==> quartz <==
==> flow/design.v <==
module geofence ( clk,reset,X,Y,valid,is_inside);
input clk;
input reset;
input [9:0] X;
input [9:0] Y;
output reg valid;
output is_inside;
reg [2:0]state, next_state;
parameter IDLE = 3'd0,
	  READ = 3'd1,
      SORTING = 3'd2,
	  CAL = 3'd3,
	  OUT = 3'd4,
      BUFFF = 3'd5;
reg [2:0] sort_cnt;
reg [2:0] cnt;
reg [9:0] tmp_x[0:5];
reg [9:0] tmp_y[0:5];
reg [9:0] target_x;
reg [9:0] target_y;
reg [2:0] sort_idx;
reg signed [10:0] buf1;
reg signed [10:0] buf2;
reg signed [21:0] tmp;
reg done;
wire signed [21:0]mul;
assign mul = buf1 * buf2;
reg [5:0] result;
assign is_inside = &result | &(~result);
always@(posedge clk or posedge reset)begin
    if(reset)
        state <= IDLE;
    else 
        state <= next_state;
end
always@(*)begin
    if(reset)
        next_state = IDLE;
    else begin
        case(state)
            IDLE:
                next_state = READ;
            READ:begin
                if(done == 1) next_state = SORTING;
                else next_state = READ;  
            end
            SORTING:begin
                if(sort_idx == 0) next_state = CAL;
                else next_state = SORTING;
            end
            CAL:begin
                if(sort_idx == 6) next_state = OUT;
                else next_state = CAL;
            end 
            OUT:
                next_state = BUFFF;
            BUFFF:
                next_state = READ; 
            default:    next_state = IDLE;
        endcase
    end 
end
always@(posedge clk or posedge reset)begin
    if(reset)begin
        cnt <= 0;
        done <= 0;
        sort_cnt <= 1;
        sort_idx <= 4;
        valid <= 0;
    end
    else begin
        if(next_state == READ) begin
            valid <= 0;
            case(cnt)
                0:begin
                    target_x <= X;
                    target_y <= Y;
                end
                1:begin
                    tmp_x[0] <= X;
                    tmp_y[0] <= Y;
                end
                2:begin
                    tmp_x[1] <= X;
                    tmp_y[1] <= Y;
                end
                3:begin
                    tmp_x[2] <= X;
                    tmp_y[2] <= Y;
                end
                4:begin
                    tmp_x[3] <= X;
                    tmp_y[3] <= Y;
                end
                5:begin
                    tmp_x[4] <= X;
                    tmp_y[4] <= Y;
                end
                6:begin
                    tmp_x[5] <= X;
                    tmp_y[5] <= Y;
                end
            endcase
            if(cnt < 6)
                cnt <= cnt + 1;
            else begin
                cnt <= 0;
                done <= 1;
            end
        end
        else if(next_state == SORTING)begin
            done <= 0;
            case(cnt)
                0:begin
                    buf1 <= tmp_x[sort_cnt] - tmp_x[0];         
                    cnt <= cnt + 1;
                end
                1:begin      
                    buf2 <= tmp_y[sort_cnt+1] - tmp_y[0];    
                    cnt <= cnt + 1;
                end
                2:begin
                    tmp <= mul;
                    buf2 <= tmp_y[sort_cnt] - tmp_y[0];    
                    cnt <= cnt + 1;
                end
                3:begin
                    buf1 <= tmp_x[sort_cnt+1] - tmp_x[0];
                    cnt <= cnt + 1;
                end
                4:begin
                    if(tmp > mul)begin
                        cnt <= 5;
                    end
                    else begin
                        if(sort_cnt == sort_idx) begin
                            sort_idx <= sort_idx - 1;
                            sort_cnt <= 1;
                        end
                        else 
                            sort_cnt <= sort_cnt + 1;
                        cnt <= 0;
                    end
                end
                5:begin
                    tmp_x[sort_cnt] <= tmp_x[sort_cnt+1];
                    tmp_x[sort_cnt+1] <= tmp_x[sort_cnt];
                    tmp_y[sort_cnt] <= tmp_y[sort_cnt+1];
                    tmp_y[sort_cnt+1] <= tmp_y[sort_cnt];
                    if(sort_cnt == sort_idx) begin
                        sort_idx <= sort_idx - 1;
                        sort_cnt <= 1;
                    end
                    else 
                        sort_cnt <= sort_cnt + 1;
                    cnt <= 0;
                end
            endcase
        end
        else if(next_state == CAL)begin
            case(cnt)
            0:begin
                buf1 <= tmp_x[sort_idx] - target_x;
            end
            1:begin
                if(sort_idx == 5)
                    buf2 <= tmp_y[0] - target_y;
                else
                    buf2 <= tmp_y[sort_idx+1] - target_y;
            end
            2:begin
                tmp <= mul;
                buf2 <= tmp_y[sort_idx] - target_y;
            end
            3:begin
                if(sort_idx == 5)
                    buf1 <= tmp_x[0] - target_x;
                else
                    buf1 <= tmp_x[sort_idx+1] - target_x;
             end
            4:begin
                result[sort_idx] <= (tmp > mul);
                sort_idx <= sort_idx + 1;
            end
            endcase
            if(cnt < 4)begin
                cnt <= cnt + 1;
            end
            else 
                cnt <= 0;
        end
        else if(next_state == OUT)begin
            sort_idx <= 4;
            sort_cnt <= 1;
            cnt <= 0;
            valid <= 1;
        end
    end
end
endmodule
==> flow/run.sh <==
#!/bin/bash
# the make line also repeats each setting of config.mk as NAME=value (left out here)
make -C /OpenROAD-flow-scripts/flow DESIGN_CONFIG=/design/flow/config.mk WORK_HOME=/design/flow/orfs CLKGATE_MAP_FILE= finish
==> flow/config.mk <==
export PLATFORM = sky130hd
export DESIGN_NAME = geofence
export DESIGN_NICKNAME = geofence
export VERILOG_FILES = /design/flow/design.v
export SDC_FILE = /design/flow/constraint.sdc
export NUM_CORES = 4
export LEC_CHECK = 0
export CAP_MARGIN = 20
export CORE_ASPECT_RATIO = 0.95
export CORE_MARGIN = 2
export CORE_UTILIZATION = 72
export CTS_CLUSTER_SIZE = 25
export GPL_ROUTABILITY_DRIVEN = 1
export MAX_ROUTING_LAYER = met5
export PLACE_DENSITY_LB_ADDON = 0.26
export SETUP_SLACK_MARGIN = -0.4
export SLEW_MARGIN = 20
export TNS_END_PERCENT = 70
==> flow/constraint.sdc <==
create_clock -name core_clock -period 5.53 [get_ports {clk}]
set_input_delay 1.1060 -clock core_clock [delete_from_list [all_inputs] [get_ports {clk}]]
set_output_delay 1.1060 -clock core_clock [all_outputs]
set_load 0.01 [all_outputs]
==> inputs of pepper, as changes to quartz <==
ABC_AREA = 1   (was not set)
CORE_ASPECT_RATIO = not set   (was 0.95)
CORE_MARGIN = 8   (was 2)
CORE_UTILIZATION = 44   (was 72)
CTS_CLUSTER_DIAMETER = 233   (was not set)
CTS_CLUSTER_SIZE = not set   (was 25)
GPL_ROUTABILITY_DRIVEN = not set   (was 1)
HOLD_SLACK_MARGIN = 0.16   (was not set)
MAX_ROUTING_LAYER = not set   (was met5)
PLACE_DENSITY_LB_ADDON = 0.07   (was 0.26)
SETUP_SLACK_MARGIN = not set   (was -0.4)
TNS_END_PERCENT = not set   (was 70)
==> flow/constraint.sdc (replaced) <==
create_clock -name core_clock -period 8.0 [get_ports {clk}]
set_input_delay 1.6000 -clock core_clock [delete_from_list [all_inputs] [get_ports {clk}]]
set_output_delay 1.6000 -clock core_clock [all_outputs]
set_load 0.01 [all_outputs]
==> inputs of nickel, as changes to quartz <==
ABC_AREA = 1   (was not set)
CELL_PAD_IN_SITES_GLOBAL_PLACEMENT = 3   (was not set)
CORE_ASPECT_RATIO = 0.76   (was 0.95)
CORE_MARGIN = 4   (was 2)
CORE_UTILIZATION = 22   (was 72)
CTS_CLUSTER_DIAMETER = 220   (was not set)
CTS_CLUSTER_SIZE = not set   (was 25)
GPL_ROUTABILITY_DRIVEN = 0   (was 1)
MAX_ROUTING_LAYER = met4   (was met5)
MIN_ROUTING_LAYER = met2   (was not set)
PLACE_DENSITY_LB_ADDON = not set   (was 0.26)
SETUP_SLACK_MARGIN = 0.31   (was -0.4)
TNS_END_PERCENT = 5   (was 70)
==> flow/constraint.sdc (replaced) <==
create_clock -name core_clock -period 8.0 [get_ports {clk}]
set_input_delay 1.6000 -clock core_clock [delete_from_list [all_inputs] [get_ports {clk}]]
set_output_delay 1.6000 -clock core_clock [all_outputs]
set_load 0.01 [all_outputs]
==> results <==
quantity	nickel	quartz	pepper
Run status	finished clean	failed layout checks	finished clean
Reasons for failing layout checks	-	negative setup slack	-
Net count reported at finish	2,974	2,599	2,917
Worst-Skew Late Latency	640 ps	560 ps	560 ps
Finished layout cell area	23,800 um2	22,300 um2	22,300 um2
Worst rel slew slack	22.4%	18.9%	27.9%
Met2 track demand over resource	32.9%	73.0%	44.8%
Maximum cell stage delay along the critical path	540 ps	560 ps	700 ps
Combinational fraction of the cell area	51.6%	56.1%	54.8%
Clock buffer instance count of the final layout	42	28	35
Post-Place Setup Slack	657 ps	-1460 ps	1050 ps
Launching instance or port of the critical path	buf1[10]	buf1[6]	buf2[5]
Vertical extent of the die	274 um	166 um	232 um
Period Utilization, post-route	88.8%	125%	86.8%
Post-synthesis cell area	20,500 um2	19,800 um2	20,500 um2
Via density per instance	6.75	6.95	5.82
Routed met1 length	0 um	22,100 um	29,100 um
